===== design/flow/design.v =====
`timescale 1ns / 1ps
module lms_core #(
    parameter WIDTH = 16,
    parameter FRAC  = 8
)(
    input wire clk,
    input wire rst,
    input wire start,
    input wire signed [WIDTH-1:0] x_in,
    input wire signed [WIDTH-1:0] d_in,
    output reg signed [WIDTH-1:0] y_out,
    output reg signed [WIDTH-1:0] e_out,
    output reg done
);
    localparam signed [WIDTH-1:0] MU_FIXED = 16'd2; 
    reg signed [WIDTH-1:0] w0, w1, w2, w3, w4, w5, w6, w7;
    reg signed [WIDTH-1:0] x0, x1, x2, x3, x4, x5, x6, x7;
    reg [4:0] bit_idx;       
    reg signed [31:0] acc;       
    reg signed [WIDTH-1:0] w_sum;  
    reg signed [WIDTH-1:0] slice_reg; 
    reg signed [31:0] slice_shifted;
    reg signed [WIDTH-1:0] term0, term1, term2, term3, term4, term5, term6, term7;
    reg [2:0] state;
    localparam IDLE = 0, CALC_OFFSET = 1, CALC_SLICE = 2, CALC_ACC = 3, CALC_E = 4, UPDATE_W = 5;
    function signed [WIDTH-1:0] fixed_mul;
        input signed [WIDTH-1:0] a, b;
        reg signed [2*WIDTH-1:0] res;
        begin
            res = a * b;
            fixed_mul = res >>> FRAC;
        end
    endfunction
    always @(posedge clk) begin
        if (rst) begin
            w0<=0; w1<=0; w2<=0; w3<=0; w4<=0; w5<=0; w6<=0; w7<=0;
            x0<=0; x1<=0; x2<=0; x3<=0; x4<=0; x5<=0; x6<=0; x7<=0;
            y_out <= 0; e_out <= 0; done <= 0;
            state <= IDLE;
        end else begin
            case (state)
                IDLE: begin
                    done <= 0;
                    if (start) begin
                        x7<=x6; x6<=x5; x5<=x4; x4<=x3; x3<=x2; x2<=x1; x1<=x0;
                        x0 <= x_in;
                        state <= CALC_OFFSET;
                    end
                end
                CALC_OFFSET: begin
                    w_sum = w0 + w1 + w2 + w3 + w4 + w5 + w6 + w7;
                    acc <= -w_sum; 
                    bit_idx <= 0; 
                    state <= CALC_SLICE;
                end
                CALC_SLICE: begin
                    if (bit_idx == WIDTH-1) begin
                         slice_reg <= (x0[bit_idx] ? -w0 : w0) + 
                                      (x1[bit_idx] ? -w1 : w1) + 
                                      (x2[bit_idx] ? -w2 : w2) + 
                                      (x3[bit_idx] ? -w3 : w3) + 
                                      (x4[bit_idx] ? -w4 : w4) + 
                                      (x5[bit_idx] ? -w5 : w5) + 
                                      (x6[bit_idx] ? -w6 : w6) + 
                                      (x7[bit_idx] ? -w7 : w7);
                    end else begin
                         slice_reg <= (x0[bit_idx] ? w0 : -w0) + 
                                      (x1[bit_idx] ? w1 : -w1) + 
                                      (x2[bit_idx] ? w2 : -w2) + 
                                      (x3[bit_idx] ? w3 : -w3) + 
                                      (x4[bit_idx] ? w4 : -w4) + 
                                      (x5[bit_idx] ? w5 : -w5) + 
                                      (x6[bit_idx] ? w6 : -w6) + 
                                      (x7[bit_idx] ? w7 : -w7);
                    end
                    state <= CALC_ACC;
                end
                CALC_ACC: begin
                    slice_shifted = {{16{slice_reg[15]}}, slice_reg};
                    acc <= acc + (slice_shifted <<< bit_idx);
                    if (bit_idx == WIDTH-1)
                        state <= CALC_E;
                    else begin
                        bit_idx <= bit_idx + 1;
                        state <= CALC_SLICE;
                    end
                end
                CALC_E: begin
                    y_out <= acc >>> 9;
                    e_out <= d_in - (acc >>> 9);
                    state <= UPDATE_W;
                end
                UPDATE_W: begin
                    term0 = fixed_mul(MU_FIXED, x0);
                    term1 = fixed_mul(MU_FIXED, x1);
                    term2 = fixed_mul(MU_FIXED, x2);
                    term3 = fixed_mul(MU_FIXED, x3);
                    term4 = fixed_mul(MU_FIXED, x4);
                    term5 = fixed_mul(MU_FIXED, x5);
                    term6 = fixed_mul(MU_FIXED, x6);
                    term7 = fixed_mul(MU_FIXED, x7);
                    if (e_out > 0) begin
                        w0 <= w0 + term0; w1 <= w1 + term1; w2 <= w2 + term2; w3 <= w3 + term3;
                        w4 <= w4 + term4; w5 <= w5 + term5; w6 <= w6 + term6; w7 <= w7 + term7;
                    end else if (e_out < 0) begin
                        w0 <= w0 - term0; w1 <= w1 - term1; w2 <= w2 - term2; w3 <= w3 - term3;
                        w4 <= w4 - term4; w5 <= w5 - term5; w6 <= w6 - term6; w7 <= w7 - term7;
                    end
                    done <= 1;
                    state <= IDLE;
                end
            endcase
        end
    end
endmodule

===== design/flow/run.sh =====
#!/bin/bash
# the make line also repeats each setting of config.mk as NAME=value (left out here)
make -C /OpenROAD-flow-scripts/flow DESIGN_CONFIG=/design/flow/config.mk WORK_HOME=/design/flow/orfs CLKGATE_MAP_FILE= finish

===== design/flow/config.mk =====
export PLATFORM = sky130hd
export DESIGN_NAME = lms_core
export DESIGN_NICKNAME = lms_core
export VERILOG_FILES = /design/flow/design.v
export SDC_FILE = /design/flow/constraint.sdc
export NUM_CORES = 4
export LEC_CHECK = 0
export CAP_MARGIN = 20
export CORE_MARGIN = 2
export CORE_UTILIZATION = 65
export SLEW_MARGIN = 20

===== design/flow/constraint.sdc =====
create_clock -name core_clock -period 6.18 [get_ports {clk}]
set_input_delay 1.2360 -clock core_clock [delete_from_list [all_inputs] [get_ports {clk}]]
set_output_delay 1.2360 -clock core_clock [all_outputs]
set_load 0.01 [all_outputs]

==> run summary, run 1 <==
Syn-to-layout area delta - 15.6%
async set or reset register ratio after synthesis - 0
Worst Hold Class - reg2reg
FF-to-FF setup slack - -360 ps
Synth warnings - 1
internal power - 4000 uW
fp util - 0.658
syn avg cell area - 8.04 sq um
GRT Residual Overflow - 0
hold_buf cts - 0
First-pass DRT Iterations - 5
antenna violations before repair - 3
Yosys reg bits - 341
Late-Pin Clk Latency - 590 ps
Die W - 237 um
worst r2r src - bit_idx[0]$_SDFFCE_PN0P_
combinational power - 543 uW
gr usage total - 0.389
Setup Viol. Count Final - 7
Failed Checks - negative setup slack
fin crit share - 1.06
Largest Pwr Group - the clock network
crit-path most repeated cell - fa_1
first-pass GRT wire length - 171 mm
ys cells - 4403
Worst VDD drop - 0.253 mV
# diodes - 0
synth top area cells - dfxtp_1 17%, fa_1 15%, xnor2_1 8.7%, ha_1 7.8%, nand2_1 6.8%
hold_sp - x7[1]$_SDFFE_PP0P_
CTS root buf - clkbuf_16
register area share after synthesis - 0.206
Port Buffer Count - 67
slack of the critical path - -361 ps
DR WL/cell - 20.8 um
IO Pins - 68
die area - 56300 sq um
worst slew pin tran - 970 ps
DR vias - 32322
Rows - 85
OpenROAD warnings - 33
Crit path required time - 6500 ps
PwrDens - 132 nW/um^2
Setup CP Type - reg2reg
CTS max path bufs - 3
Hold Vio Cnt, Final - 0
Post-Route WL - 111 mm
Layout Nets - 5154
Max-area cell share - 0.167
HPWL Detailed - 86.6 mm
crit path launch - bit_idx[0]$_SDFFCE_PN0P_
end of the critical path - slice_reg[14]$_DFFE_PP_
Largest logic family - adder cells
critical path startpoint category - flop
Tmin final - 6540 ps
leading area contributor after synthesis - dfxtp_1
clock-net power - 2580 uW
max cap viols - 0
RSZ-0062 raised after global routing - yes
Top delay family on crit path - adder cells
DRC - 0
number of buffers created by CTS - 40
die height - 237 um
Post-Syn Nets - 4925
Critical Path Sink Type - flop
Clk pwr share - 0.477
Netlist cell types - 68
crit path max fanout - 5
DR vias/cell - 6.03
violation tally from detailed-route iteration zero - 3369
Synth Area in Adders - 0.229
yosys synthesis chip area - 35400 sq um
reg-to-reg endpoint - slice_reg[14]$_DFFE_PP_
status - failed layout checks
CP bufs+invs - 6
Worst path max stage delay - 580 ps
final hold slack - 456 ps
Fmax - 0.153 GHz
vias in the first global route - 30867
Post-Synth AOI/OAI Area - 0.146
Sw Ratio - 0.259
Worst slew margin - 0.354
Psw - 1400 uW
Worst EP arrival - 6860 ps
Simple Share, Synth - 0.186
Post-synth EDFFs - 46
Crit-path slowest cell - mux4_2
fin. max-slew vios - 0
top cells by count - 637 x nand2_1, 472 x inv_1, 465 x a21oi_1
worst reg-to-reg path cell count - 25
post-synthesis cell count - 4403
Yosys top cell by instances - nand2_1
P_seq - 2280 uW
pin count of the biggest net entering global routing - 157
Combinational Power Share - 0.100
leakage power - 0.0174 uW
CTS tree - yes
core area - 53800 sq um
Flop pwr share - 0.422
Commonest flop - dfxtp_1
htree depth - 2
CTS Sinks - 341
hold-critical path depth - 2
worst setup skew after layout - 26.8 ps
Total Power - 5400 uW
Post-Syn Area - 35400 sq um
GPL Wtd Cong - 1.01
Mux cell area share - 0.0504
CTS clk-pin slew, worst paths - 60 ps
post-route ant nets - 0
fillers - 4193
Hold Path End - x7[1]$_SDFFE_PP0P_
Synth Area in XOR/XNOR - 0.110
Crit. path cell count - 25
-- per-layer routing --
| layer | part of all wire | track usage |
|---|---|---|
| met5 | 0.00012 | 0 |
| met2 | 0.45 | 0.613 |
| met1 | 0.41 | 0.545 |
| met3 | 0.10 | 0.0631 |
| met4 | 0.039 | 0.133 |
-- through the flow --
| step | worst slack (ps) | cell area [sq um] | util | cells | TNS [ps] |
|---|---|---|---|---|---|
| floorplan | -232 | 35500 | - | 4403 | -790 |
| global placement | -313 | 38400 | 0.714 | 5246 | -1590 |
| detailed placement | -456 | 38400 | 0.714 | 5246 | -2280 |
| CTS | -244 | 40400 | 0.751 | 5347 | -923 |
| global route | -584 | 40900 | 0.760 | 5359 | -3210 |
| finish | -361 | 40900 | 0.760 | 5359 | -1550 |
-- area by class of cell --
type,instances,area (sq um),share of cell area
inverters,476,1790,0.0437
clock inverters,19,298,0.00728
multi-input cells,3395,26200,0.641
well taps,696,871,0.0213
clock buffers,54,1130,0.0277
repair buffers,378,3320,0.0811
flip-flops and latches,341,7290,0.178
-- timing repair --
item / in CTS / in global routing
pin swaps: 43 / 52
setup buffers: 24 / 10
endpoints found under the hold margin: 0 / 0
resized: 70 / 81
setup endpoints to repair: 8 / 17
gates cloned: 4 / 2
==> run 2, diff against run 1 <==
- ABC_AREA: default -> 0
- CAP_MARGIN: 20 -> 5
- CORE_UTILIZATION: 65 -> 70
- CTS_CLUSTER_DIAMETER: default -> 355
- CTS_CLUSTER_SIZE: default -> 34
- HOLD_SLACK_MARGIN: default -> 0.29
- SETUP_SLACK_MARGIN: default -> 1.22
- clock period: 6.18 -> 4.26 ns (I/O delays scaled with it)
==> run 2 against run 1 <==
Effect of this change:
- synthesized area unchanged
- die area decreased by 7.0%
- the flow now stops in 5_1_grt
- synthesized cell count unchanged
==> run summary, run 2 <==
Rows - 82 (-3.5%)
Yosys reg bits - 341 (unchanged)
synth top area cells - dfxtp_1 17%, fa_1 15%, xnor2_1 8.7%, ha_1 7.8%, nand2_1 6.8%
CTS max path bufs - 3 (unchanged)
Post-synth EDFFs - 46 (unchanged)
Mux cell area share - 0.0504 (unchanged)
Port Buffer Count - 67 (unchanged)
Post-Syn Area - 35400 sq um (unchanged)
ys cells - 4403 (unchanged)
Netlist cell types - 68 (unchanged)
Synth warnings - 1 (unchanged)
Post-Syn Nets - 4925 (unchanged)
CTS Sinks - 341 (unchanged)
Area after DPL - 42300 sq um (+10%)
hold_buf cts - 0 (unchanged)
die area - 52400 sq um (-7.0%)
GPL Wtd Cong - 1.04 (+2.8%)
Synth Area in Adders - 0.229 (unchanged)
core area - 50100 sq um (-7.0%)
status - stopped before the end
yosys synthesis chip area - 35400 sq um (unchanged)
Commonest flop - dfxtp_1
Yosys top cell by instances - nand2_1
fp util - 0.707 (+0.0492)
First Err - [ERROR GRT-0232] Routing congestion too high. Check the congestion heatmap in the GUI.
htree depth - 1 (-1)
Synth Area in XOR/XNOR - 0.110 (unchanged)
gr usage total - 0.658
Failed at - 5_1_grt
Die W - 229 um (-3.6%)
die height - 229 um (-3.6%)
syn avg cell area - 8.04 sq um (unchanged)
register area share after synthesis - 0.206 (unchanged)
post-synthesis cell count - 4403 (unchanged)
Largest logic family - adder cells
HPWL Detailed - 96.3 mm (+11%)
Simple Share, Synth - 0.186 (unchanged)
leading area contributor after synthesis - dfxtp_1
GRT Residual Overflow - 7
CTS root buf - clkbuf_16
IO Pins - 68 (unchanged)
Post-Synth AOI/OAI Area - 0.146 (unchanged)
top cells by count - 637 x nand2_1, 472 x inv_1, 465 x a21oi_1
number of buffers created by CTS - 14 (-65%)
Max-area cell share - 0.167 (unchanged)
async set or reset register ratio after synthesis - 0 (unchanged)
DP Cell Count - 5668 (+8.0%)
## run 2: stage by stage
step                setup WS, ps   util  hold WS, ps
floorplan                  -2150      -          429
detailed placement         -2440  0.846          449
CTS                        -2260  0.884          466
global placement           -2220  0.846          439
## run 2: routing by layer
metal  GRT usage  overflow
met1       0.683         0
met2       0.900         1
met3       0.400         1
met4       0.633         5
met5      0.0579         0
## run 2: what timing repair did
| action | CTS |
|---|---|
| pin swaps | 175 |
| resized | 202 |
| endpoints found under the setup margin | 131 |
| cloned | 4 |
| buffers inserted | 60 |
==> run 3, diff against run 2 <==
- ABC_AREA: 0 -> default
- CAP_MARGIN: 5 -> 20
- CORE_ASPECT_RATIO: default -> 0.82
- CORE_UTILIZATION: 70 -> 40
- CTS_CLUSTER_DIAMETER: 355 -> default
- CTS_CLUSTER_SIZE: 34 -> default
- GPL_ROUTABILITY_DRIVEN: default -> 0
- HOLD_SLACK_MARGIN: 0.29 -> default
- SETUP_SLACK_MARGIN: 1.22 -> default
- clock period: 4.26 -> 5.26 ns (I/O delays scaled with it)
==> run 3 against run 2 <==
Effect of this change:
- now fails the layout checks on negative setup slack
- die area increased by 74%
- synthesized area stayed put
- synthesized cell count unchanged
==> run summary, run 3 <==
Mux cell area share - 0.0504 (unchanged)
vias in the first global route - 31526
Psw - 1780 uW
crit path launch - bit_idx[0]$_SDFFCE_PN0P_
hold_sp - x7[3]$_SDFFE_PP0P_
reg-to-reg endpoint - slice_reg[12]$_DFFE_PP_
fin crit share - 1.24
P_seq - 2680 uW
DR vias/cell - 5.37
Layout Nets - 5504
fin. max-slew vios - 0
internal power - 4850 uW
worst setup skew after layout - 14.0 ps
Late-Pin Clk Latency - 610 ps
violation tally from detailed-route iteration zero - 3194
Hold Path End - x7[3]$_SDFFE_PP0P_
post-route ant nets - 0
Largest logic family - adder cells
Fmax - 0.154 GHz
Yosys reg bits - 341 (unchanged)
Simple Share, Synth - 0.186 (unchanged)
Crit-path slowest cell - mux4_2
clock-net power - 3300 uW
Crit path required time - 5610 ps
Worst EP arrival - 6860 ps
hold_buf cts - 0 (unchanged)
end of the critical path - slice_reg[12]$_DFFE_PP_
PwrDens - 148 nW/um^2
Hold Vio Cnt, Final - 0
Crit. path cell count - 25
Post-Synth AOI/OAI Area - 0.146 (unchanged)
Max-area cell share - 0.167 (unchanged)
DR WL/cell - 19.8 um
Largest Pwr Group - the clock network
crit path max fanout - 6
Commonest flop - dfxtp_1
CTS max path bufs - 3 (unchanged)
Yosys top cell by instances - nand2_1
Post-Syn Nets - 4925 (unchanged)
slack of the critical path - -1250 ps
Worst Hold Class - reg2reg
post-layout instance area - 44800 sq um
IO Pins - 68 (unchanged)
pin count of the biggest net entering global routing - 181
OpenROAD warnings - 31
Netlist cell types - 68 (unchanged)
CTS clk-pin slew, worst paths - 60 ps
Worst slew margin - 0.325
htree depth - 2 (+1)
worst slew pin tran - 1010 ps
Synth Area in Adders - 0.229 (unchanged)
Syn-to-layout area delta - 26.6%
Flop pwr share - 0.404
Post-Route WL - 122 mm
core area - 87400 sq um (+75%)
gr usage total - 0.261
number of buffers created by CTS - 42 (+28)
synth top area cells - dfxtp_1 17%, fa_1 15%, xnor2_1 8.7%, ha_1 7.8%, nand2_1 6.8%
FF-to-FF setup slack - -1250 ps
fp util - 0.405 (-0.302)
Synth Area in XOR/XNOR - 0.110 (unchanged)
Sw Ratio - 0.268
die area - 90900 sq um (+74%)
Die W - 333 um (+45%)
Clk pwr share - 0.497
Critical Path Sink Type - flop
Post-Syn Area - 35400 sq um (unchanged)
top cells by count - 637 x nand2_1, 472 x inv_1, 465 x a21oi_1
DRC - 0
Area after DPL - 41600 sq um (-1.7%)
post-synthesis cell count - 4403 (unchanged)
Layout Utilization - 0.513
# diodes - 0
leading area contributor after synthesis - dfxtp_1
Port Buffer Count - 67 (unchanged)
die height - 273 um (+19%)
Top delay family on crit path - adder cells
DR vias - 33078
CP bufs+invs - 7
crit-path most repeated cell - fa_1
Rows - 98 (+20%)
Worst path max stage delay - 630 ps
Final Non-Filler Cells - 6165
Failed Checks - negative setup slack
status - failed layout checks
yosys synthesis chip area - 35400 sq um (unchanged)
HPWL Detailed - 96.4 mm (about the same)
first-pass GRT wire length - 184 mm
syn avg cell area - 8.04 sq um (unchanged)
Setup Viol. Count Final - 30
CTS Sinks - 341 (unchanged)
setup TNS - -15660 ps
First-pass DRT Iterations - 6
Setup CP Type - reg2reg
antenna violations before repair - 0
Worst VDD drop - 0.204 mV
Synth warnings - 1 (unchanged)
Tmin final - 6510 ps
Post-synth EDFFs - 46 (unchanged)
combinational power - 655 uW
register area share after synthesis - 0.206 (unchanged)
Total Power - 6630 uW
CTS tree - yes
Combinational Power Share - 0.099
ys cells - 4403 (unchanged)
worst r2r src - bit_idx[0]$_SDFFCE_PN0P_
GRT Residual Overflow - 0
max cap viols - 0
RSZ-0062 raised after global routing - yes
DP Cell Count - 6046 (+6.7%)
worst reg-to-reg path cell count - 25
CTS root buf - clkbuf_16
leakage power - 0.0193 uW
hold-critical path depth - 2
critical path startpoint category - flop
async set or reset register ratio after synthesis - 0 (unchanged)
run 3: metal layers:
layer  global-route usage  vias to the layer above  wire [um]
li1                     -                    15922          -
met1                0.396                    15889      58100
met2                0.389                     1130      51200
met3               0.0369                      137       9690
met4               0.0591                        0       2850
met5                    0                        -          0
run 3: cell type report:
class                           count  area (sq um)
Fill cell                        8217         42600
Clock inverter                     17           277
Tap cell                         1150          1440
Clock buffer                       60          1250
Inverter                          476          1790
Timing Repair Buffer              726          6000
Sequential cell                   341          7310
Multi-Input combinational cell   3395         26700
run 3: what timing repair did:
action / 4_1_cts / 5_1_grt
endpoints found under the hold margin: 0 / 0
gates cloned: 5 / 1
buffers inserted: 29 / 12
setup endpoints to repair: 32 / 31
gates resized: 223 / 106
pin swaps: 90 / 53
run 3: stage by stage:
step / hold slack, ps / setup slack, ps
5_1_grt: 476 / -1470
3_3_place_gp: 442 / -1270
3_5_place_dp: 452 / -1380
2_1_floorplan: 429 / -1150
6_report: 461 / -1250
4_1_cts: 461 / -1170
==> run 4, diff against run 3 <==
- CELL_PAD_IN_SITES_DETAIL_PLACEMENT: default -> 2
- CORE_ASPECT_RATIO: 0.82 -> 0.94
- CORE_UTILIZATION: 40 -> 22
- CTS_CLUSTER_SIZE: default -> 50
- GPL_ROUTABILITY_DRIVEN: 0 -> default
- MIN_ROUTING_LAYER: default -> met1
- PLACE_DENSITY_LB_ADDON: default -> 0.14
- SETUP_SLACK_MARGIN: default -> -0.32
- clock period: 5.26 -> 8.39 ns (I/O delays scaled with it)
==> run 4 against run 3 <==
Effect of this change:
- the run now finishes clean
- critical path type unchanged
- hold slack got worse by 0.89 ps
- largest power group unchanged
- register-to-register slack improved by 2100 ps
- synthesized cell count stayed put
==> run summary, run 4 <==
post-route ant nets - 0 (unchanged)
FF-to-FF setup slack - 900 ps (+2150 ps)
IO Pins - 68 (unchanged)
Post-synth EDFFs - 46 (unchanged)
core area - 160000 sq um (+82%)
register area share after synthesis - 0.206 (unchanged)
CTS Sinks - 341 (unchanged)
leakage power - 0.0160 uW (-17%)
First-pass DRT Iterations - 5 (-1)
Syn-to-layout area delta - 13.4%
violation tally from detailed-route iteration zero - 1407 (-56%)
async set or reset register ratio after synthesis - 0 (unchanged)
crit path launch - bit_idx[2]$_SDFFCE_PN0P_
fin. max-slew vios - 0 (unchanged)
P_seq - 1690 uW (-37%)
antenna violations before repair - 2 (+2)
Psw - 1210 uW (-32%)
Setup Viol. Count Final - 0 (-100%)
internal power - 3180 uW (-34%)
Die W - 418 um (+26%)
CTS max path bufs - 3 (unchanged)
Fmax - 0.134 GHz (-13%)
CTS clk-pin slew, worst paths - 60 ps (about the same)
DR vias/cell - 4.77 (-11%)
Critical Path Sink Type - flop
worst setup skew after layout - 53.8 ps (+39.8 ps)
Layout Nets - 4899 (-11%)
Crit. path cell count - 25 (unchanged)
GPL Wtd Cong - 0.870
top cells by count - 637 x nand2_1, 472 x inv_1, 465 x a21oi_1
DRC - 0 (unchanged)
Netlist cell types - 68 (unchanged)
hold_sp - state[2]$_DFF_P_
Clk pwr share - 0.530 (+0.033)
setup TNS - 0 ps (+15660 ps)
Post-Syn Nets - 4925 (unchanged)
CTS tree - yes
worst slew pin tran - 1220 ps (+211 ps)
Simple Share, Synth - 0.186 (unchanged)
Combinational Power Share - 0.085 (-0.014)
post-synthesis cell count - 4403 (unchanged)
Post-Synth AOI/OAI Area - 0.146 (unchanged)
CTS root buf - clkbuf_16
worst reg-to-reg path cell count - 25 (unchanged)
Flop pwr share - 0.385 (-0.019)
Largest Pwr Group - the clock network
reg-to-reg endpoint - slice_reg[15]$_DFFE_PP_
Largest logic family - adder cells
GRT Residual Overflow - 0 (unchanged)
OpenROAD warnings - 29 (-6.5%)
Synth Area in Adders - 0.229 (unchanged)
Hold Vio Cnt, Final - 0 (unchanged)
die height - 393 um (+44%)
combinational power - 371 uW (-43%)
RSZ-0062 raised after global routing - no
Mux cell area share - 0.0504 (unchanged)
Post-Route WL - 141 mm (+16%)
syn avg cell area - 8.04 sq um (unchanged)
DR vias - 31050 (-6.1%)
Sw Ratio - 0.275 (+0.00692)
status - finished clean
number of buffers created by CTS - 49 (+17%)
Worst slew margin - 0.184 (-0.140)
Tmin final - 7490 ps (+984 ps)
critical path startpoint category - flop
Post-Syn Area - 35400 sq um (unchanged)
Total Power - 4390 uW (-34%)
postcts setup bufs - 0 (-100%)
Synth Area in XOR/XNOR - 0.110 (unchanged)
HPWL Detailed - 114 mm (+18%)
Yosys reg bits - 341 (unchanged)
Worst EP arrival - 7850 ps (+990 ps)
DR WL/cell - 21.7 um (+9.9%)
die area - 164000 sq um (+81%)
Late-Pin Clk Latency - 670 ps (+60 ps)
PwrDens - 109 nW/um^2 (-26%)
number of gates resized after CTS - 0 (-100%)
Rows - 142 (+45%)
first-pass GRT wire length - 215 mm (+17%)
leading area contributor after synthesis - dfxtp_1
crit path max fanout - 22 (+16)
Worst path max stage delay - 720 ps (+90 ps)
pin count of the biggest net entering global routing - 118 (-35%)
CP bufs+invs - 6 (-1)
htree depth - 2 (unchanged)
end of the critical path - slice_reg[15]$_DFFE_PP_
Commonest flop - dfxtp_1
Hold Path End - state[5]$_DFF_P_
worst r2r src - bit_idx[2]$_SDFFCE_PN0P_
Setup CP Type - reg2reg
Worst VDD drop - 0.158 mV (-23%)
gr usage total - 0.171 (-0.0906)
ys cells - 4403 (unchanged)
synth top area cells - dfxtp_1 17%, fa_1 15%, xnor2_1 8.7%, ha_1 7.8%, nand2_1 6.8%
pre-CTS WS - 892 ps (+2270 ps)
Port Buffer Count - 67 (unchanged)
Crit path required time - 8750 ps (+3140 ps)
hold_buf cts - 0 (unchanged)
Max-area cell share - 0.167 (unchanged)
Yosys top cell by instances - nand2_1
vias in the first global route - 33736 (+7.0%)
hold-critical path depth - 1 (-1)
clock-net power - 2330 uW (-29%)
Synth warnings - 1 (unchanged)
fp util - 0.222 (-0.183)
yosys synthesis chip area - 35400 sq um (unchanged)
Worst Hold Class - reg2reg
fin crit share - 0.893 (-0.344)
Crit-path slowest cell - edfxtp_1
Top delay family on crit path - adder cells
slack of the critical path - 900 ps (+2150 ps)
max cap viols - 0 (unchanged)
[run 4: per-layer routing]
metal | routed length [um] | GRT usage | up-vias
li1 | - | - | 14659
met1 | 69500 | 0.235 | 15913
met2 | 64700 | 0.285 | 336
met3 | 3180 | 0.0148 | 140
met4 | 3910 | 0.0459 | 2
met5 | 11 | 0 | -
[run 4: final cells by class]
type,instances,area [sq um]
Inverter,476,1790
Tap cell,2088,2610
Clock buffer,70,1430
Fill cell,18425,119000
Antenna cell,1,2.50
Sequential cell,341,7290
Clock inverter,18,313
Multi-Input combinational cell,3394,25600
Timing Repair Buffer,115,1090
[run 4: through the flow]
step           cells  hold WS [ps]  instance area, sq um  utilization
2_1_floorplan   4403           429                 35400            -
3_3_place_gp    6414           448                 38400        0.241
3_5_place_dp    6414           452                 38400        0.241
4_1_cts         6502           461                 40100        0.251
5_1_grt         6502           487                 40100        0.251
6_report        6503           460                 40100        0.252
==> run 5, diff against run 4 <==
- CELL_PAD_IN_SITES_DETAIL_PLACEMENT: 2 -> default
- CORE_ASPECT_RATIO: 0.94 -> default
- CORE_UTILIZATION: 22 -> 19
- CTS_CLUSTER_SIZE: 50 -> default
- MIN_ROUTING_LAYER: met1 -> default
- PLACE_DENSITY_LB_ADDON: 0.14 -> default
- SETUP_SLACK_MARGIN: -0.32 -> default
- clock period: 8.39 -> 8.67 ns (I/O delays scaled with it)
==> run 5 against run 4 <==
Effect of this change:
- still clean on timing, DRC and antenna
- design area about the same
- clock power decreased by 22%
- synthesized cell count unchanged
- die area increased by 16%
- via count decreased by 1.4%
- combinational power decreased by 7.5%
- first-iteration DRC count increased by 88%
- hold slack got worse by 1.4 ps
- critical path depth unchanged
- sequential cell count unchanged
- largest cell class unchanged
- highest routed layer is now met4
==> run summary, run 5 <==
status - finished clean
Worst Hold Class - reg2reg
antenna violations before repair - 2 (unchanged)
Port Buffer Count - 67 (unchanged)
Area after DPL - 38700 sq um (+0.91%)
gr usage total - 0.125 (-0.0458)
Worst EP arrival - 8090 ps (+240 ps)
Crit. path cell count - 25 (unchanged)
Crit-path slowest cell - edfxtp_1
Max-area cell share - 0.167 (unchanged)
hold-critical path depth - 2 (+1)
Yosys reg bits - 341 (unchanged)
syn avg cell area - 8.04 sq um (unchanged)
DR vias/cell - 4.46 (-6.7%)
async set or reset register ratio after synthesis - 0 (unchanged)
worst r2r src - bit_idx[2]$_SDFFCE_PN0P_
fin. max-slew vios - 0 (unchanged)
Worst path max stage delay - 700 ps (-20 ps)
die height - 436 um (+11%)
reg-to-reg endpoint - slice_reg[15]$_DFFE_PP_
hold_buf cts - 0 (unchanged)
number of buffers created by CTS - 42 (-14%)
Rows - 158 (+11%)
CP bufs+invs - 5 (-1)
Top delay family on crit path - AND-OR/OR-AND gates
final hold slack - 459 ps (-1.40 ps)
fp util - 0.191 (-0.0308)
Late-Pin Clk Latency - 630 ps (-40 ps)
Post-Route WL - 122 mm (-14%)
Post-Syn Nets - 4925 (unchanged)
Worst VDD drop - 0.132 mV (-17%)
DR vias - 30613 (-1.4%)
RSZ-0062 raised after global routing - no
Combinational Power Share - 0.090 (+0.005)
CTS tree - yes
crit path max fanout - 16 (-27%)
P_seq - 1640 uW (-3%)
number of gates resized after CTS - 0 (unchanged)
Netlist cell types - 68 (unchanged)
Crit path required time - 9010 ps (+260 ps)
Hold Path End - x7[4]$_SDFFE_PP0P_
Synth Area in Adders - 0.229 (unchanged)
# diodes - 0 (-1)
Sw Ratio - 0.273 (-0.00166)
Setup Viol. Count Final - 0 (unchanged)
worst reg-to-reg path cell count - 25 (unchanged)
combinational power - 343 uW (-7.5%)
IO Pins - 68 (unchanged)
critical path startpoint category - flop
post-synthesis cell count - 4403 (unchanged)
Post-synth EDFFs - 46 (unchanged)
Total Power - 3800 uW (-13%)
pin count of the biggest net entering global routing - 101 (-14%)
Largest Pwr Group - the clock network
Critical Path Sink Type - flop
yosys synthesis chip area - 35400 sq um (unchanged)
postcts setup bufs - 0 (unchanged)
worst slew pin tran - 1140 ps (-79.0 ps)
hold_sp - x7[4]$_SDFFE_PP0P_
Flop pwr share - 0.431 (+0.046)
Setup CP Type - reg2reg
core area - 185000 sq um (+16%)
Layout Nets - 4879 (-0.41%)
DR WL/cell - 17.8 um (-18%)
Tmin final - 7750 ps (+260 ps)
CTS max path bufs - 3 (unchanged)
First-pass DRT Iterations - 6 (+1)
Syn-to-layout area delta - 13.4% (about the same)
GRT Residual Overflow - 0 (unchanged)
synth top area cells - dfxtp_1 17%, fa_1 15%, xnor2_1 8.7%, ha_1 7.8%, nand2_1 6.8%
clock-net power - 1820 uW (-22%)
Mux cell area share - 0.0504 (unchanged)
CTS Sinks - 341 (unchanged)
Psw - 1040 uW (-14%)
max cap viols - 0 (unchanged)
PwrDens - 94.6 nW/um^2 (-13%)
Yosys top cell by instances - nand2_1
DRC - 0 (unchanged)
HPWL Detailed - 98.9 mm (-13%)
Worst slew margin - 0.236 (+0.0518)
top cells by count - 637 x nand2_1, 472 x inv_1, 465 x a21oi_1
Die W - 436 um (+4.3%)
ys cells - 4403 (unchanged)
register area share after synthesis - 0.206 (unchanged)
Hold Vio Cnt, Final - 0 (unchanged)
first-pass GRT wire length - 184 mm (-14%)
Simple Share, Synth - 0.186 (unchanged)
Post-Syn Area - 35400 sq um (unchanged)
leakage power - 0.0158 uW (-1.5%)
Synth warnings - 1 (unchanged)
post-layout instance area - 40100 sq um (about the same)
GPL Wtd Cong - 0.969 (+11%)
Post-Synth AOI/OAI Area - 0.146 (unchanged)
CTS clk-pin slew, worst paths - 70 ps (about the same)
setup TNS - 0 ps (unchanged)
CTS root buf - clkbuf_16
FF-to-FF setup slack - 920 ps (+20 ps)
die area - 190000 sq um (+16%)
violation tally from detailed-route iteration zero - 2649 (+88%)
Commonest flop - dfxtp_1
crit path launch - bit_idx[2]$_SDFFCE_PN0P_
worst setup skew after layout - 33.1 ps (-20.7 ps)
Synth Area in XOR/XNOR - 0.110 (unchanged)
leading area contributor after synthesis - dfxtp_1
Clk pwr share - 0.479 (-0.051)
htree depth - 2 (unchanged)
post-route ant nets - 0 (unchanged)
Largest logic family - adder cells
fin crit share - 0.894 (+0.00112)
Fmax - 0.129 GHz (-3.4%)
vias in the first global route - 29592 (-12%)
end of the critical path - slice_reg[15]$_DFFE_PP_
internal power - 2760 uW (-13%)
OpenROAD warnings - 28 (-3.4%)
[run 5: area by class of cell]
| class | instances | area, sq um |
|---|---|---|
| fill | 20547 | 145000 |
| multi-input combinational | 3394 | 25600 |
| sequential | 341 | 7290 |
| tap | 2480 | 3100 |
| inverter | 476 | 1790 |
| clock buffer | 50 | 1130 |
| timing repair buffer | 102 | 951 |
| clock inverter | 26 | 263 |
[run 5: metrics by stage]
stage,setup WS (ps),util,std cells
global route,474,0.217,6869
detailed placement,1030,0.209,6793
floorplan,1910,-,4403
global placement,1020,0.209,6793
CTS,991,0.217,6869
finish,920,0.217,6869
[run 5: per-layer routing]
layer / GRT usage / wire length (um) / vias up
li1: - / - / 14649
met1: 0.175 / 56900 / 14876
met2: 0.201 / 55000 / 944
met3: 0.0157 / 7270 / 144
met4: 0.0305 / 2950 / 0
met5: 0 / 0 / -
==> run 6, diff against run 5 <==
- CORE_UTILIZATION: 19 -> 40
- clock period: 8.67 -> 8.75 ns (I/O delays scaled with it)
==> run 6 against run 5 <==
Effect of this change:
- highest routed layer is now met5
- sequential cell count stayed put
- still clean on timing, DRC and antenna
- count of clock-buffer cells in the layout is 13 higher
- die area is 52% lower
- clock power hardly changed
- hold slack worse by 3.1 ps
- critical endpoint is now slice_reg[14]$_DFFE_PP_
- total power hardly changed
- synthesized area stayed put
==> run summary, run 6 <==
fin. max-slew vios - 0 (unchanged)
comb. cell area - 25600 sq um (about the same)
DR vias/cell - 5.40 (+21%)
setup TNS - 0 ps (unchanged)
Hold Path End - state[2]$_DFF_P_
Setup Viol. Count Final - 0 (unchanged)
CTS max path bufs - 3 (unchanged)
Hold Vio Cnt, Final - 0 (unchanged)
Largest Pwr Group - the clock network
worst slew pin tran - 1050 ps (-96.6 ps)
pin count of the biggest net entering global routing - 120 (+19%)
Crit-path slowest cell - fa_1
Yosys top cell by instances - nand2_1
Commonest flop - dfxtp_1
# diodes - 0 (unchanged)
Worst VDD drop - 0.130 mV (-1.1%)
status - finished clean
end of the critical path - slice_reg[14]$_DFFE_PP_
worst reg-to-reg path cell count - 28 (+12%)
clock-net power - 1840 uW (about the same)
antenna violations before repair - 1 (-1)
max cap viols - 0 (unchanged)
Post-Syn Nets - 4925 (unchanged)
gr usage total - 0.233 (+0.108)
combinational power - 333 uW (-3%)
Max-area cell share - 0.167 (unchanged)
post-route ant nets - 0 (unchanged)
Synth Area in XOR/XNOR - 0.110 (unchanged)
vias in the first global route - 28953 (-2.2%)
hold_sp - state[3]$_DFF_P_
HPWL Detailed - 85.2 mm (-14%)
async set or reset register ratio after synthesis - 0 (unchanged)
Clk pwr share - 0.486 (+0.007)
DP Cell Count - 5479 (-19%)
CTS tree - yes
core area - 88100 sq um (-52%)
Sw Ratio - 0.266 (-0.00743)
Final Non-Filler Cells - 5557 (-19%)
Critical Path Sink Type - flop
internal power - 2790 uW (+0.94%)
htree depth - 2 (unchanged)
crit path launch - bit_idx[0]$_SDFFCE_PN0P_
Worst Hold Class - reg2reg
Crit. path cell count - 28 (+12%)
Post-synth EDFFs - 46 (unchanged)
RSZ-0062 raised after global routing - no
CTS Sinks - 341 (unchanged)
critical path startpoint category - flop
Worst path max stage delay - 560 ps (-140 ps)
Worst slew margin - 0.301 (+0.0652)
Port Buffer Count - 67 (unchanged)
storage element area - 7290 sq um (unchanged)
postcts setup bufs - 0 (unchanged)
reg-to-reg endpoint - slice_reg[14]$_DFFE_PP_
GPL Wtd Cong - 0.922 (-4.8%)
Netlist cell types - 68 (unchanged)
Tmin final - 7370 ps (-378 ps)
First-pass DRT Iterations - 6 (unchanged)
ys cells - 4403 (unchanged)
fp util - 0.402 (+0.211)
leakage power - 0.0158 uW (+0.15%)
Worst EP arrival - 7690 ps (-400 ps)
fillers - 8928 (-57%)
Psw - 1010 uW (-2.8%)
Die W - 301 um (-31%)
hold_buf cts - 0 (unchanged)
hold-critical path depth - 1 (-1)
IO Pins - 68 (unchanged)
number of gates resized after CTS - 0 (unchanged)
FF-to-FF setup slack - 1380 ps (+460 ps)
Fmax - 0.136 GHz (+5.1%)
Largest logic family - adder cells
Post-Route WL - 107 mm (-12%)
register area share after synthesis - 0.206 (unchanged)
worst setup skew after layout - 40.9 ps (+7.80 ps)
Synth warnings - 1 (unchanged)
Crit path required time - 9070 ps (+60 ps)
top cells by count - 637 x nand2_1, 472 x inv_1, 465 x a21oi_1
Post-Synth AOI/OAI Area - 0.146 (unchanged)
Combinational Power Share - 0.088 (-0.002)
DR vias - 29998 (-2.0%)
GRT Residual Overflow - 0 (unchanged)
leading area contributor after synthesis - dfxtp_1
crit path max fanout - 38 (+22)
first-pass GRT wire length - 166 mm (-9.7%)
violation tally from detailed-route iteration zero - 2234 (-16%)
Top delay family on crit path - adder cells
CP bufs+invs - 8 (+3)
Mux cell area share - 0.0504 (unchanged)
Flop pwr share - 0.427 (-0.004)
DRC - 0 (unchanged)
Post-Syn Area - 35400 sq um (unchanged)
OpenROAD warnings - 28 (unchanged)
CTS clk-pin slew, worst paths - 60 ps (about the same)
synth top area cells - dfxtp_1 17%, fa_1 15%, xnor2_1 8.7%, ha_1 7.8%, nand2_1 6.8%
Simple Share, Synth - 0.186 (unchanged)
Late-Pin Clk Latency - 610 ps (-20 ps)
P_seq - 1620 uW (about the same)
worst r2r src - bit_idx[0]$_SDFFCE_PN0P_
DR WL/cell - 19.3 um (+8.8%)
die area - 90900 sq um (-52%)
PwrDens - 98.5 nW/um^2 (+4.1%)
Syn-to-layout area delta - 8.86%
Rows - 109 (-31%)
final hold slack - 456 ps (-3.05 ps)
die height - 301 um (-31%)
post-synthesis cell count - 4403 (unchanged)
CTS root buf - clkbuf_16
Layout Nets - 4881 (+0.041%)
fin crit share - 0.843 (-0.0513)
Setup CP Type - reg2reg
Synth Area in Adders - 0.229 (unchanged)
Yosys reg bits - 341 (unchanged)
number of buffers created by CTS - 43 (+2.4%)
syn avg cell area - 8.04 sq um (unchanged)
Total Power - 3790 uW (about the same)
yosys synthesis chip area - 35400 sq um (unchanged)
## run 6: final cells by class
type / count / area share
Timing Repair Buffer: 103 / 0.0249
Inverter: 476 / 0.0464
Multi-Input combinational cell: 3394 / 0.665
Tap cell: 1165 / 0.0378
Clock buffer: 63 / 0.0322
Sequential cell: 341 / 0.189
Clock inverter: 15 / 0.00494
## run 6: per-layer routing
| layer | wire (um) | global-route usage | vias to the layer above |
|---|---|---|---|
| met5 | 13 | 0 | - |
| met4 | 3100 | 0.0662 | 2 |
| met3 | 5570 | 0.0213 | 130 |
| met2 | 50200 | 0.391 | 808 |
| met1 | 48500 | 0.320 | 14396 |
| li1 | - | - | 14662 |
## run 6: stage by stage
stage	setup slack (ps)	area (sq um)	util
global route	809	38500	0.437
floorplan	1990	35400	-
finish	1380	38500	0.437
CTS	1360	38500	0.437
detailed placement	1370	37100	0.421
global placement	1490	37100	0.421
==> run 7, diff against run 6 <==
- ABC_AREA: default -> 1
- CELL_PAD_IN_SITES_GLOBAL_PLACEMENT: default -> 0
- CORE_ASPECT_RATIO: default -> 1.17
- CORE_MARGIN: 2 -> 6
- CORE_UTILIZATION: 40 -> 52
- CTS_CLUSTER_DIAMETER: default -> 24
- CTS_CLUSTER_SIZE: default -> 60
- GPL_ROUTABILITY_DRIVEN: default -> 1
- GPL_TIMING_DRIVEN: default -> 1
- HOLD_SLACK_MARGIN: default -> -0.09
- MAX_ROUTING_LAYER: default -> met5
- PLACE_DENSITY: default -> 0.9
- SETUP_SLACK_MARGIN: default -> 0.09
- SLEW_MARGIN: 20 -> 0
- clock period: 8.75 -> 8.9 ns (I/O delays scaled with it)
==> run 7 against run 6 <==
Effect of this change:
- sequential share of layout area decreased by 0.76 points
- design area up 4.2%
- clock power rose by 92%
- critical path type unchanged
- largest cell class unchanged
==> run summary, run 7 <==
Simple Share, Synth - 0.188 (+0.00226)
end of the critical path - slice_reg[14]$_DFFE_PP_
gr usage total - 0.316 (+0.0832)
first-pass GRT wire length - 186 mm (+12%)
Post-Syn Area - 35500 sq um (+0.37%)
Sw Ratio - 0.325 (+0.0597)
pin count of the biggest net entering global routing - 173 (+44%)
Post-synth EDFFs - 46 (unchanged)
Worst path max stage delay - 790 ps (+230 ps)
DRC - 0 (unchanged)
DR vias - 35293 (+18%)
worst slew pin tran - 1020 ps (-30.6 ps)
Yosys top cell by instances - nand2_1
async set or reset register ratio after synthesis - 0 (unchanged)
Post-Synth AOI/OAI Area - 0.196 (+0.0497)
Psw - 2240 uW (+120%)
slack of the critical path - 1550 ps (+174 ps)
First-pass DRT Iterations - 7 (+1)
CTS max path bufs - 3 (unchanged)
crit-path most repeated cell - inv_1
fp util - 0.526 (+0.124)
worst setup skew after layout - 77.6 ps (+36.7 ps)
Mux cell area share - 0.000563 (-0.0498)
yosys synthesis chip area - 35500 sq um (+0.37%)
OpenROAD warnings - 32 (+14%)
crit path max fanout - 31 (-18%)
top cells by count - 959 x nand2_1, 801 x inv_1, 720 x o21ai_0
CTS root buf - clkbuf_16
Post-Syn Nets - 5632 (+14%)
Largest logic family - adder cells
synth top area cells - dfxtp_1 17%, fa_1 15%, o21ai_0 10%, nand2_1 10%, inv_1 8.5%
DR vias/cell - 5.81 (+7.6%)
hold_sp - x1[6]$_SDFFE_PP0P_
ys cells - 5110 (+16%)
worst r2r src - bit_idx[3]$_SDFFCE_PN0P_
worst reg-to-reg path cell count - 32 (+14%)
die area - 74800 sq um (-18%)
leakage power - 0.0197 uW (+25%)
Crit. path cell count - 32 (+14%)
syn avg cell area - 6.95 sq um (-14%)
Max-area cell share - 0.166 (-0.000623)
Largest Pwr Group - the clock network
Post-Route WL - 122 mm (+14%)
CTS Sinks - 341 (unchanged)
Fmax - 0.136 GHz (+0.33%)
FF-to-FF setup slack - 1550 ps (+170 ps)
post-synthesis cell count - 5110 (+16%)
antenna violations before repair - 3 (+2)
Synth Area in Adders - 0.228 (-0.000854)
PwrDens - 171 nW/um^2 (+74%)
Rows - 103 (-5.5%)
hold_buf cts - 0 (unchanged)
DR WL/cell - 20.1 um (+3.9%)
post-route ant nets - 0 (unchanged)
Port Buffer Count - 67 (unchanged)
Worst EP arrival - 7740 ps (+50 ps)
clock-net power - 3540 uW (+92%)
Worst Hold Class - reg2reg
violation tally from detailed-route iteration zero - 3807 (+70%)
htree depth - 3 (+1)
P_seq - 1690 uW (+4%)
Top delay family on crit path - adder cells
Commonest flop - dfxtp_1
Yosys reg bits - 341 (unchanged)
internal power - 4640 uW (+67%)
postcts setup bufs - 0 (unchanged)
die height - 295 um (-2.2%)
Worst slew margin - 0.322 (+0.0204)
Crit-path slowest cell - nor2_2
CP bufs+invs - 10 (+2)
Clk pwr share - 0.515 (+0.029)
core area - 67500 sq um (-23%)
Critical Path Sink Type - flop
Crit path required time - 9290 ps (+220 ps)
Synth Area in XOR/XNOR - 0.0710 (-0.0394)
Worst VDD drop - 0.175 mV (+34%)
Tmin final - 7350 ps (-24.0 ps)
CTS clk-pin slew, worst paths - 50 ps (about the same)
number of gates resized after CTS - 0 (unchanged)
Hold Path End - x1[6]$_SDFFE_PP0P_
Synth warnings - 1 (unchanged)
GRT Residual Overflow - 0 (unchanged)
leading area contributor after synthesis - dfxtp_1
Netlist cell types - 55 (-19%)
Syn-to-layout area delta - 13.0%
crit path launch - bit_idx[3]$_SDFFCE_PN0P_
HPWL Detailed - 94.6 mm (+11%)
status - finished clean
Combinational Power Share - 0.240 (+0.152)
Hold Vio Cnt, Final - 0 (unchanged)
CTS tree - yes
fin crit share - 0.826 (-0.0169)
setup TNS - 0 ps (unchanged)
register area share after synthesis - 0.205 (-0.000769)
number of buffers created by CTS - 93 (+120%)
max cap viols - 0 (unchanged)
Setup CP Type - reg2reg
fin. max-slew vios - 0 (unchanged)
Flop pwr share - 0.245 (-0.182)
Late-Pin Clk Latency - 680 ps (+70 ps)
GPL Wtd Cong - 1.10 (+19%)
Setup Viol. Count Final - 0 (unchanged)
reg-to-reg endpoint - slice_reg[14]$_DFFE_PP_
RSZ-0062 raised after global routing - no
Die W - 254 um (-16%)
combinational power - 1650 uW (+400%)
pre-CTS WS - 1760 ps (+390 ps)
hold-critical path depth - 2 (+1)
Layout Nets - 5628 (+15%)
IO Pins - 68 (unchanged)
vias in the first global route - 33883 (+17%)
critical path startpoint category - flop
-- run 7: cell type report --
type                       instances  area (sq um)
clock inverter                    51           779
fill                            5936         27400
antenna                            1          2.50
sequential                       341          7290
timing repair buffer              98           923
tap                              892          1120
multi-input combinational       3748         24300
inverter                         824          3100
clock buffer                     121          2590
-- run 7: stage by stage --
stage	hold WS, ps	cell area (sq um)	std cells	util	total power [uW]
after floorplan	436	35500	5110	-	2860
after global placement	452	36800	5903	0.544	3260
after detailed placement	456	36800	5903	0.544	3300
after CTS	466	40100	6075	0.594	6850
after global routing	487	40100	6075	0.594	7170
final	464	40100	6076	0.594	6880
-- run 7: layer usage --
metal | wire, um | track usage | vias to the layer above
met2 | 55900 | 0.524 | 2000
met3 | 10900 | 0.0642 | 550
li1 | - | - | 16534
met4 | 10800 | 0.225 | 2
met1 | 44400 | 0.364 | 16207
met5 | 13 | 0 | -
==> run 8, diff against run 7 <==
- ABC_AREA: 1 -> default
- CAP_MARGIN: 20 -> 0
- CELL_PAD_IN_SITES_GLOBAL_PLACEMENT: 0 -> default
- CORE_ASPECT_RATIO: 1.17 -> default
- CORE_MARGIN: 6 -> 2
- CORE_UTILIZATION: 52 -> 72
- CTS_CLUSTER_DIAMETER: 24 -> 59
- CTS_CLUSTER_SIZE: 60 -> default
- GPL_ROUTABILITY_DRIVEN: 1 -> default
- GPL_TIMING_DRIVEN: 1 -> default
- HOLD_SLACK_MARGIN: -0.09 -> default
- MAX_ROUTING_LAYER: met5 -> met4
- PLACE_DENSITY: 0.9 -> default
- PLACE_DENSITY_LB_ADDON: default -> 0.06
- SETUP_SLACK_MARGIN: 0.09 -> 1.89
- SLEW_MARGIN: 0 -> 20
- clock period: 8.9 -> 6.66 ns (I/O delays scaled with it)
==> run 8 against run 7 <==
Effect of this change:
- now fails the layout checks on negative setup slack
- sequential share of layout area shrank 0.13 points
- clock skew shrank 35 ps
- setup slack lost 1600 ps
- first-iteration DRC count grew 12%
- global-route usage grew 12 points
- clock power shrank 37%
- hold slack lost 5.3 ps
- wire length shrank 3.4%
- largest power group unchanged
- highest routed layer is now met4
==> run summary, run 8 <==
worst reg-to-reg path cell count - 24 (-25%)
clock-net power - 2220 uW (-37%)
DR vias/cell - 6.50 (+12%)
Layout Utilization - 0.837 (+0.242)
Post-Syn Area - 35400 sq um (-0.37%)
GPL Wtd Cong - 1.09 (-1.0%)
Netlist cell types - 68 (+24%)
Crit. path cell count - 24 (-25%)
gr usage total - 0.438 (+0.122)
P_seq - 2120 uW (+25%)
Worst Hold Class - reg2reg
slack of the critical path - -59.6 ps (-1610 ps)
Port Buffer Count - 67 (unchanged)
hold-critical path depth - 2 (unchanged)
die area - 50900 sq um (-32%)
post-route ant nets - 0 (unchanged)
async set or reset register ratio after synthesis - 0 (unchanged)
final hold slack - 459 ps (-5.27 ps)
Synth warnings - 1 (unchanged)
CTS max path bufs - 3 (unchanged)
register area share after synthesis - 0.206 (+0.000769)
fin crit share - 1.01 (+0.183)
fin. max-slew vios - 0 (unchanged)
Rows - 81 (-21%)
Critical Path Sink Type - flop
crit path launch - bit_idx[0]$_SDFFCE_PN0P_
ys cells - 4403 (-14%)
DR vias - 33984 (-3.7%)
CTS clk-pin slew, worst paths - 70 ps (+20 ps)
PwrDens - 119 nW/um^2 (-30%)
CTS tree - yes
critical path startpoint category - flop
FF-to-FF setup slack - -60 ps (-1610 ps)
reg-to-reg endpoint - slice_reg[15]$_DFFE_PP_
Crit-path slowest cell - fa_2
Hold Path End - x7[2]$_SDFFE_PP0P_
Synth Area in XOR/XNOR - 0.110 (+0.0394)
worst r2r src - bit_idx[0]$_SDFFCE_PN0P_
Syn-to-layout area delta - 15.2%
worst slew pin tran - 1130 ps (+115 ps)
routed length on met3 - 14.8 mm (+36%)
Crit path required time - 6980 ps (-2310 ps)
Fmax - 0.149 GHz (+9.4%)
DR WL met2 - 51.8 mm (-7.4%)
GRT Residual Overflow - 0 (unchanged)
leakage power - 0.0170 uW (-14%)
die height - 226 um (-23%)
Post-Syn Nets - 4925 (-13%)
Synth Area in Adders - 0.229 (+0.000854)
Yosys reg bits - 341 (unchanged)
top sig layer - met4
first-pass GRT wire length - 167 mm (-9.9%)
Final Non-Filler Cells - 5232 (-14%)
Late-Pin Clk Latency - 610 ps (-70 ps)
end of the critical path - slice_reg[15]$_DFFE_PP_
Sw Ratio - 0.266 (-0.0598)
crit path max fanout - 8 (-74%)
crit-path most repeated cell - fa_1
Top delay family on crit path - adder cells
Commonest flop - dfxtp_1
Setup CP Type - reg2reg
CP bufs+invs - 6 (-4)
Largest Pwr Group - the clock network
DP Cell Count - 5062 (-14%)
antenna violations before repair - 4 (+1)
DRC - 0 (unchanged)
First-pass DRT Iterations - 14 (+7)
synth top area cells - dfxtp_1 17%, fa_1 15%, xnor2_1 8.7%, ha_1 7.8%, nand2_1 6.8%
fp util - 0.726 (+0.200)
DR WL/cell - 22.5 um (+12%)
syn avg cell area - 8.04 sq um (+16%)
htree depth - 2 (-1)
Yosys top cell by instances - nand2_1
pin count of the biggest net entering global routing - 150 (-13%)
Psw - 1290 uW (-42%)
violation tally from detailed-route iteration zero - 4262 (+12%)
max cap viols - 0 (unchanged)
Tmin final - 6720 ps (-629 ps)
Max-area cell share - 0.167 (+0.000623)
Flop pwr share - 0.436 (+0.191)
Post-synth EDFFs - 46 (unchanged)
Worst EP arrival - 7040 ps (-700 ps)
RSZ-0062 raised after global routing - yes
CTS Sinks - 341 (unchanged)
Layout Nets - 5056 (-10%)
Post-Route WL - 118 mm (-3.4%)
Area after DPL - 37400 sq um (+1.7%)
yosys synthesis chip area - 35400 sq um (-0.37%)
core area - 48700 sq um (-28%)
wire length on met1 - 42.7 mm (-3.8%)
OpenROAD warnings - 31 (-3.1%)
Worst path max stage delay - 560 ps (-230 ps)
internal power - 3570 uW (-23%)
vias in the first global route - 31059 (-8.3%)
Largest logic family - adder cells
Simple Share, Synth - 0.186 (-0.00226)
Combinational Power Share - 0.107 (-0.133)
Cell Chain, Critical Path - buf_6 -> buf_16 -> mux4_2 -> mux4_2 -> buf_12 -> a31oi_4 -> xnor2_2 -> fa_1 -> fa_1 -> fa_1 -> inv_1 -> fa_2 -> inv_1 -> ha_4 -> a211oi_4 -> o21ai_2 -> o31ai_1 -> buf_4 -> nand4b_1 -> a31oi_2 -> a21o_1 -> a21oi_2 -> xor2_1 -> a211oi_2
top cells by count - 637 x nand2_1, 472 x inv_1, 465 x a21oi_1
post-layout instance area - 40800 sq um (+1.6%)
IO Pins - 68 (unchanged)
Clk pwr share - 0.457 (-0.058)
leading area contributor after synthesis - dfxtp_1
worst setup skew after layout - 42.3 ps (-35.4 ps)
Hold Vio Cnt, Final - 0 (unchanged)
number of buffers created by CTS - 41 (-56%)
status - failed layout checks
HPWL Detailed - 83.4 mm (-12%)
Mux cell area share - 0.0504 (+0.0498)
Setup Viol. Count Final - 2 (+2)
Post-Synth AOI/OAI Area - 0.146 (-0.0497)
Worst slew margin - 0.234 (-0.0874)
post-synthesis cell count - 4403 (-14%)
hold_sp - x7[2]$_SDFFE_PP0P_
Failed Checks - negative setup slack
Die W - 226 um (-11%)
CTS root buf - clkbuf_16
Worst VDD drop - 0.222 mV (+27%)
combinational power - 521 uW (-68%)
-- run 8: layout make-up --
class | instances | area, sq um
well taps | 664 | 831
multi-input cells | 3399 | 26700
clock inverters | 15 | 116
fillers | 3014 | 7960
diodes | 3 | 7.51
repair buffers | 275 | 2750
inverters | 476 | 1810
clock buffers | 59 | 1200
flip-flops and latches | 341 | 7350
-- run 8: timing repair --
action	in CTS	in global routing
resized	55	205
cloned	5	12
setup buffers	17	59
hold buffers	0	0
setup endpoints to repair	37	52
pin swaps	21	90
-- run 8: stage by stage --
step / setup TNS (ps) / setup slack (ps) / power, uW
finish: -72.1 / -59.6 / 4860
global route: -412 / -169 / 4980
CTS: 0 / 34.9 / 4800
detailed placement: 0 / 52.7 / 2620
global placement: 0 / 159 / 2620
floorplan: 0 / 249 / 2490
-- run 8: per-layer routing --
layer  up-vias  GRT usage
li1      15038          -
met1     15986      0.555
met2      2299      0.673
met3       661      0.100
met4         0      0.197
met5         -          -
==> run 9, diff against run 8 <==
- CAP_MARGIN: 0 -> 20
- CELL_PAD_IN_SITES_DETAIL_PLACEMENT: default -> 0
- CORE_ASPECT_RATIO: default -> 0.94
- CORE_UTILIZATION: 72 -> 56
- CTS_CLUSTER_DIAMETER: 59 -> default
- CTS_CLUSTER_SIZE: default -> 50
- MAX_ROUTING_LAYER: met4 -> default
- MIN_ROUTING_LAYER: default -> met1
- PLACE_DENSITY_LB_ADDON: 0.06 -> 0.14
- SETUP_SLACK_MARGIN: 1.89 -> -0.32
- clock period: 6.66 -> 5.48 ns (I/O delays scaled with it)
==> run 9 against run 8 <==
Effect of this change:
- the layout still fails its checks (negative setup slack)
- clock power grew 36%
- highest routed layer unchanged
- critical endpoint unchanged
- total power grew 28%
- wire length down 0.50%
- fmax increased by 1.9%
- synthesized cell count unchanged
- global-route usage down 8.3 points
- sequential share of layout area down 0.91 points
==> run summary, run 9 <==
status - failed layout checks
Failed Checks - negative setup slack
die area - 65200 sq um (+28%)
core area - 62700 sq um (+29%)
die height - 248 um (+9.8%)
final hold slack - 452 ps (-6.52 ps)
fp util - 0.565 (-0.162)
Critical Path Sink Type - flop
Die W - 263 um (+17%)
crit path launch - bit_idx[0]$_SDFFCE_PN0P_
Commonest flop - dfxtp_1
Fmax - 0.152 GHz (+1.9%)
Simple Share, Synth - 0.186 (unchanged)
leakage power - 0.0186 uW (+9.2%)
CTS Sinks - 341 (unchanged)
Worst Hold Class - reg2reg
Largest Pwr Group - the clock network
top cells by count - 637 x nand2_1, 472 x inv_1, 465 x a21oi_1
async set or reset register ratio after synthesis - 0 (unchanged)
DR vias/cell - 5.74 (-12%)
htree depth - 2 (unchanged)
CP bufs+invs - 6 (unchanged)
post-route ant nets - 0 (unchanged)
CTS max path bufs - 3 (unchanged)
Area after DPL - 40700 sq um (+8.8%)
Layout Nets - 5403 (+6.9%)
Hold Vio Cnt, Final - 0 (unchanged)
GPL Wtd Cong - 1.01 (-7.5%)
Worst VDD drop - 0.248 mV (+12%)
PwrDens - 146 nW/um^2 (+22%)
violation tally from detailed-route iteration zero - 2933 (-31%)
FF-to-FF setup slack - -1110 ps (-1050 ps)
combinational power - 598 uW (+15%)
worst r2r src - bit_idx[0]$_SDFFCE_PN0P_
worst slew pin tran - 1070 ps (-59.3 ps)
end of the critical path - slice_reg[15]$_DFFE_PP_
Syn-to-layout area delta - 20.3%
Worst slew margin - 0.278 (+0.0436)
Cell Chain, Critical Path - buf_6 -> mux4_2 -> mux4_2 -> buf_4 -> buf_4 -> nor2b_1 -> xnor2_1 -> fa_1 -> fa_2 -> inv_1 -> fa_1 -> inv_1 -> fa_1 -> inv_1 -> ha_1 -> or3_1 -> a211oi_2 -> nor2_1 -> a31oi_1 -> nand3_1 -> a21oi_2 -> a211oi_2
pin count of the biggest net entering global routing - 97 (-35%)
Crit-path slowest cell - mux4_2
Crit path required time - 5780 ps (-1200 ps)
Combinational Power Share - 0.096 (-0.011)
worst reg-to-reg path cell count - 22 (-8.3%)
hold_buf cts - 0 (unchanged)
yosys synthesis chip area - 35400 sq um (unchanged)
Post-Syn Nets - 4925 (unchanged)
Setup CP Type - reg2reg
fin. max-slew vios - 0 (unchanged)
RSZ-0062 raised after global routing - yes
HPWL Detailed - 95.2 mm (+14%)
Worst path max stage delay - 600 ps (+40 ps)
CTS clk-pin slew, worst paths - 60 ps (about the same)
Setup Viol. Count Final - 28 (+26)
max cap viols - 0 (unchanged)
Synth warnings - 1 (unchanged)
Netlist cell types - 68 (unchanged)
synth top area cells - dfxtp_1 17%, fa_1 15%, xnor2_1 8.7%, ha_1 7.8%, nand2_1 6.8%
First-pass DRT Iterations - 5 (-9)
comb. cell area - 26000 sq um (-2.7%)
slack of the critical path - -1110 ps (-1050 ps)
Late-Pin Clk Latency - 610 ps (about the same)
post-layout instance area - 42600 sq um (+4.4%)
vias in the first global route - 31341 (+0.91%)
DR vias - 32896 (-3.2%)
Crit. path cell count - 22 (-8.3%)
gr usage total - 0.355 (-0.0830)
Synth Area in Adders - 0.229 (unchanged)
OpenROAD warnings - 29 (-6.5%)
clock-net power - 3030 uW (+36%)
number of buffers created by CTS - 42 (+2.4%)
leading area contributor after synthesis - dfxtp_1
worst setup skew after layout - 50.4 ps (+8.14 ps)
post-synthesis cell count - 4403 (unchanged)
syn avg cell area - 8.04 sq um (unchanged)
Max-area cell share - 0.167 (unchanged)
Tmin final - 6590 ps (-127 ps)
IO Pins - 68 (unchanged)
Top delay family on crit path - adder cells
Yosys top cell by instances - nand2_1
Clk pwr share - 0.489 (+0.032)
Post-Syn Area - 35400 sq um (unchanged)
Largest logic family - adder cells
ys cells - 4403 (unchanged)
antenna violations before repair - 0 (-4)
Synth Area in XOR/XNOR - 0.110 (unchanged)
Post-Route WL - 117 mm (-0.50%)
Post-Synth AOI/OAI Area - 0.146 (unchanged)
fin crit share - 1.20 (+0.194)
first-pass GRT wire length - 179 mm (+7.0%)
reg-to-reg endpoint - slice_reg[15]$_DFFE_PP_
CTS tree - yes
DR WL/cell - 20.5 um (-9.2%)
internal power - 4590 uW (+28%)
hold_sp - state[3]$_DFF_P_
crit path max fanout - 18 (+10)
Psw - 1620 uW (+25%)
hold-critical path depth - 1 (-1)
Port Buffer Count - 67 (unchanged)
Hold Path End - state[2]$_DFF_P_
Post-synth EDFFs - 46 (unchanged)
storage element area - 7290 sq um (-0.83%)
CTS root buf - clkbuf_16
Worst EP arrival - 6890 ps (-150 ps)
fillers - 5321 (+77%)
GRT Residual Overflow - 0 (unchanged)
Mux cell area share - 0.0504 (unchanged)
Yosys reg bits - 341 (unchanged)
Flop pwr share - 0.415 (-0.021)
critical path startpoint category - flop
P_seq - 2570 uW (+21%)
Sw Ratio - 0.261 (-0.00500)
Rows - 89 (+9.9%)
DRC - 0 (unchanged)
# diodes - 0 (-3)
register area share after synthesis - 0.206 (unchanged)
==> run 9: area by class of cell <==
type	count	area share
multi-input cells	3394	0.611
flip-flops and latches	341	0.171
repair buffers	626	0.117
inverters	476	0.0420
clock buffers	56	0.0281
well taps	819	0.0241
clock inverters	20	0.00708
==> run 9: layer usage <==
layer | global-route usage | vias up | part of all wire | wire (um)
met5 | 0 | - | 0 | 0
met2 | 0.571 | 1216 | 0.45 | 52300
met1 | 0.483 | 15719 | 0.43 | 50300
met4 | 0.150 | 0 | 0.048 | 5590
met3 | 0.0520 | 246 | 0.078 | 9110
li1 | - | 15715 | - | -
==> run 9: what timing repair did <==
| item | in CTS | in global routing |
|---|---|---|
| pin swaps | 28 | 45 |
| setup endpoints to repair | 12 | 29 |
| cloned | 2 | 0 |
| hold endpoints to repair | 0 | 0 |
| gates resized | 32 | 66 |
| buffers inserted | 8 | 2 |
==> run 9: per-stage QoR <==
stage | cells | setup slack, ps | utilization | total power, uW | TNS, ps
2_1_floorplan | 4403 | -931 | - | 3030 | -7140
3_3_place_gp | 5649 | -1060 | 0.649 | 3200 | -11210
3_5_place_dp | 5649 | -1190 | 0.649 | 3210 | -13040
4_1_cts | 5733 | -1070 | 0.676 | 6220 | -13030
5_1_grt | 5732 | -1360 | 0.679 | 6370 | -16680
6_report | 5732 | -1110 | 0.679 | 6200 | -11280
==> run 10, diff against run 9 <==
- CORE_UTILIZATION: 56 -> 72
- MAX_ROUTING_LAYER: default -> met4
- PLACE_DENSITY_LB_ADDON: 0.14 -> 0.0
- SETUP_SLACK_MARGIN: -0.32 -> 0.51
- clock period: 5.48 -> 6.49 ns (I/O delays scaled with it)
==> run 10 against run 9 <==
Effect of this change:
- still fails the layout checks on negative setup slack
- final cell count decreased by 8.3%
- hold slack improved by 20 ps
- sequential share of layout area increased by 0.97 points
- synthesized area unchanged
- utilization increased by 15 points
- synthesized cell count unchanged
- fmax decreased by 3.5%
- global-route usage increased by 17 points
- clock power decreased by 15%
- via count increased by 7.9%
- register-to-register slack improved by 770 ps
- total power decreased by 15%
- critical endpoint unchanged
- largest power group unchanged
- highest routed layer unchanged
==> run summary, run 10 <==
FF-to-FF setup slack - -340 ps (+770 ps)
Simple Share, Synth - 0.186 (unchanged)
Netlist cell types - 68 (unchanged)
worst r2r src - bit_idx[0]$_SDFFCE_PN0P_
antenna violations before repair - 5 (+5)
CTS root buf - clkbuf_16
Setup Viol. Count Final - 7 (-75%)
worst setup skew after layout - 42.7 ps (-7.73 ps)
Hold Path End - x7[0]$_SDFFE_PP0P_
crit path max fanout - 9 (-9)
GRT Residual Overflow - 0 (unchanged)
status - failed layout checks
Layout Nets - 5100 (-5.6%)
Worst Hold Class - reg2reg
Commonest flop - dfxtp_1
Late-Pin Clk Latency - 610 ps (about the same)
Flop pwr share - 0.412 (-0.003)
Crit. path cell count - 23 (+4.5%)
Top delay family on crit path - adder cells
Yosys reg bits - 341 (unchanged)
Layout Utilization - 0.833 (+0.154)
Combinational Power Share - 0.100 (+0.004)
final hold slack - 472 ps (+19.7 ps)
DR vias - 35506 (+7.9%)
critical path startpoint category - flop
die area - 50900 sq um (-22%)
slack of the critical path - -340 ps (+772 ps)
Yosys top cell by instances - nand2_1
HPWL Detailed - 96.7 mm (+1.7%)
CTS max path bufs - 3 (unchanged)
Max-area cell share - 0.167 (unchanged)
DR WL/cell - 25.4 um (+24%)
CP bufs+invs - 5 (-1)
setup TNS - -1490 ps (+9790 ps)
reg-to-reg endpoint - slice_reg[15]$_DFFE_PP_
Post-synth EDFFs - 46 (unchanged)
Failed Checks - negative setup slack
Largest Pwr Group - the clock network
Worst EP arrival - 7140 ps (+250 ps)
end of the critical path - slice_reg[15]$_DFFE_PP_
core area - 48400 sq um (-23%)
number of buffers created by CTS - 39 (-7.1%)
hold-critical path depth - 2 (+1)
post-route ant nets - 0 (unchanged)
Post-Synth AOI/OAI Area - 0.146 (unchanged)
vias in the first global route - 33464 (+6.8%)
first-pass GRT wire length - 196 mm (+9.3%)
leakage power - 0.0171 uW (-8.0%)
fp util - 0.731 (+0.167)
Crit path required time - 6800 ps (+1020 ps)
CTS Sinks - 341 (unchanged)
clock-net power - 2590 uW (-15%)
yosys synthesis chip area - 35400 sq um (unchanged)
violation tally from detailed-route iteration zero - 5325 (+82%)
die height - 219 um (-12%)
register area share after synthesis - 0.206 (unchanged)
post-layout instance area - 40300 sq um (-5.3%)
Critical Path Sink Type - flop
Synth Area in XOR/XNOR - 0.110 (unchanged)
syn avg cell area - 8.04 sq um (unchanged)
DR vias/cell - 6.75 (+18%)
Post-Syn Area - 35400 sq um (unchanged)
DP Cell Count - 5148 (-8.9%)
top cells by count - 637 x nand2_1, 472 x inv_1, 465 x a21oi_1
pin count of the biggest net entering global routing - 134 (+38%)
fin crit share - 1.05 (-0.151)
Mux cell area share - 0.0504 (unchanged)
First-pass DRT Iterations - 11 (+6)
storage element area - 7300 sq um (+0.10%)
crit path launch - bit_idx[0]$_SDFFCE_PN0P_
hold_sp - x7[0]$_SDFFE_PP0P_
-- run 10: through the flow --
step / total power, uW / setup WS, ps
5_1_grt: 5380 / -591
3_5_place_dp: 2700 / -260
4_1_cts: 5230 / -70.3
2_1_floorplan: 2560 / 79.0
3_3_place_gp: 2690 / 69.0
6_report: 5290 / -340
-- run 10: layer usage --
layer  global-route usage  routed length, um
met5                    -                  0
met4                0.318              11300
met3                0.146              19800
met2                0.770              56400
met1                0.638              46100
-- run 10: cell type report --
cell class                      count  area share
Antenna cell                       10    0.000620
Clock buffer                       51      0.0280
Clock inverter                     21     0.00859
Inverter                          476      0.0444
Multi-Input combinational cell   3394       0.648
Sequential cell                   341       0.181
Tap cell                          640      0.0198
Timing Repair Buffer              326      0.0692
-- run 10: repair_timing --
action,4_1_cts,5_1_grt
setup buffers,19,10
hold buffers,0,0
setup endpoints to repair,18,28
resized,81,56
pin swaps,64,42
Power and IR drop assume default switching activity.
